## UART_FIFO
module UART_FIFO(
    input clk,
    input reset,
    input [7:0] data_in,
    input data_valid,
    output [7:0] data_out
    );
Size in the first run: ~400 flip-flops, roughly 19 I/O pins, about 20000 um2 of cells after synthesis.
clock: 3.5 ns
lec_check: 0
abc_area: 1
cap_margin: 20
core_aspect_ratio: 1.45
core_margin: 2
core_utilization: 72
cts_cluster_diameter: 363
cts_cluster_size: 16
setup_slack_margin: 1.02
slew_margin: 35
run.sh (not shown) runs the stock make flow with config.mk's settings and CLKGATE_MAP_FILE=.
Change:
--- a/flow/config.mk
+++ b/flow/config.mk
@@ -8 +7,0 @@
-export ABC_AREA = 1
@@ -10 +8,0 @@
-export CORE_ASPECT_RATIO = 1.45
@@ -13,2 +11 @@
-export CTS_CLUSTER_DIAMETER = 363
-export CTS_CLUSTER_SIZE = 16
+export PLACE_DENSITY_LB_ADDON = 0.0
@@ -16 +13 @@
-export SLEW_MARGIN = 35
+export SLEW_MARGIN = 20
==> flow/constraint.sdc (replaced) <==
create_clock -name core_clock -period 3.43 [get_ports {clk}]
set_input_delay 0.6860 -clock core_clock [delete_from_list [all_inputs] [get_ports {clk}]]
set_output_delay 0.6860 -clock core_clock [all_outputs]
set_load 0.01 [all_outputs]
The changed run finished with timing, DRC and antenna clean.
Global-route usage goes down by 7.9 points.
Via count goes down by about 30%.
Combinational power goes up by about 30%.
Setup slack is worse by 0.090 ns.
Hold slack is worse by 0.070 ns.
Synthesized cell count goes down by about 40%.
Cell count goes down by 33%.

UART_FIFO again, from the RTL that the note above started with.
clock: 20.0 ns
lec_check: 0
cap_margin: 15
core_aspect_ratio: 0.51
core_margin: 2
core_utilization: 37
cts_cluster_size: 49
hold_slack_margin: -0.1
max_routing_layer: met4
min_routing_layer: met2
place_density_lb_addon: 0.05
setup_slack_margin: 1.26
slew_margin: 5
The starting point reached the layout checks and failed them: design-rule violations.
==> next run, changes <==
- CAP_MARGIN: 15 -> 20
- CORE_ASPECT_RATIO: 0.51 -> unset
- CORE_UTILIZATION: 37 -> 66
- CTS_CLUSTER_SIZE: 49 -> unset
- HOLD_SLACK_MARGIN: -0.1 -> unset
- MAX_ROUTING_LAYER: met4 -> unset
- MIN_ROUTING_LAYER: met2 -> unset
- PLACE_DENSITY_LB_ADDON: 0.05 -> unset
- SETUP_SLACK_MARGIN: 1.26 -> unset
- SLEW_MARGIN: 5 -> 20
- clock period: 20.0 -> 6.19 ns (I/O delays scaled with it)
What happened:
- This time the run finished with timing, DRC and antenna clean
- worst hold slack loses 0.0053 ns
- clock skew barely changes
- first-iteration DRC count came out lower by about 40%
- register-to-register slack degrades by 14 ns
==> next run, changes <==
- ABC_AREA: unset -> 1
- CORE_UTILIZATION: 66 -> 72
- CTS_CLUSTER_SIZE: unset -> 72
- SETUP_SLACK_MARGIN: unset -> -0.11
- clock period: 6.19 -> 3.43 ns (I/O delays scaled with it)
Effect: The new run completed with no timing, DRC or antenna violations; setup slack gets worse by 2.4 ns; non-clock buffer count goes up by 8; sequential power climbs by 76%; final area went up by 5.1%; clock skew barely changes; count of clock-buffer cells in the layout goes down by 5; sequential share of layout area is lower by 2.3 points; fmax is higher by about 14%.
==> next run, changes <==
- GPL_ROUTABILITY_DRIVEN: unset -> 0
- SETUP_SLACK_MARGIN: -0.11 -> 1.01
Non-clock buffer count rose by 10.
Flip-flop count stays the same.
Area after synthesis does not change.

UART_FIFO again, from the RTL that the note above started with.
export LEC_CHECK = 0
export CAP_MARGIN = 20
export CORE_ASPECT_RATIO = 0.93
export CORE_MARGIN = 2
export CORE_UTILIZATION = 72
export CTS_CLUSTER_DIAMETER = 29
export CTS_CLUSTER_SIZE = 10
export HOLD_SLACK_MARGIN = 0.29
export PLACE_DENSITY_LB_ADDON = 0.2
export SETUP_SLACK_MARGIN = 1.02
export SLEW_MARGIN = 20
create_clock -name core_clock -period 3.43 [get_ports {clk}]
The first run completed with no timing, DRC or antenna violations.
Rerun with:
Settings changed: CORE_ASPECT_RATIO 0.93 to default, CTS_CLUSTER_DIAMETER 29 to default, CTS_CLUSTER_SIZE 10 to default, HOLD_SLACK_MARGIN 0.29 to default, PLACE_DENSITY_LB_ADDON 0.2 to default, SETUP_SLACK_MARGIN 1.02 to 0.92.
The changed run went through all stages and came out clean.
Wire length fell by about 25%.
Worst setup slack improves by 0.23 ns.
Hold slack degrades by 0.10 ns.
Cell area fell by about 9%.
Total power fell by about 22%.
Rerun with:
Settings changed: ABC_AREA from default to 1, SETUP_SLACK_MARGIN 0.92 to -0.24.
After rerunning: Utilization went down by 2.3 points; area after synthesis went up by 6.3%; combinational power went down by about 23%; worst setup slack loses 0.17 ns; maximum frequency went down by 6.2%.
Rerun with:
Settings changed: ABC_AREA 1 to default, SETUP_SLACK_MARGIN -0.24 to 1.01.
Via count came out lower by about 27%.
Setup slack gets better by 0.36 ns.
Clock-buffer cell count came out lower by 5.
Synthesized area is lower by about 6%.
Rerun with:
Settings changed: ABC_AREA from default to 1, CTS_CLUSTER_SIZE from default to 80, PLACE_DENSITY_LB_ADDON from default to 0.19.
- register-to-register slack hardly moves
- wire length came out higher by about a fifth
- setup slack is about the same
- clock skew went up by 0.0037 ns
- final area grows by a few percent
- critical path depth grows by 4
- worst hold slack gains 0.066 ns
- global-route usage increases by 4.3 points
- utilization fell by 3.3 points
- via count climbs by well over a third
- cell count is higher by well over a third
Rerun with:
Settings changed: CTS_CLUSTER_SIZE 80 to 94, HOLD_SLACK_MARGIN from default to 0.29, PLACE_DENSITY_LB_ADDON 0.19 to 0.2, SETUP_SLACK_MARGIN 1.01 to -0.24.
Outcome: Wire length goes up by about 1.7%; non-clock buffer count goes down by 3; design area goes down by 1.4%; total power goes down by about 3.5%; area after synthesis does not change; first-iteration DRC count goes down by about 20%; worst setup slack degrades by 0.18 ns; cell count hardly moves; clock skew barely changes; die size does not change.
No activity file was given, so power comes from the tool's default toggle rates.
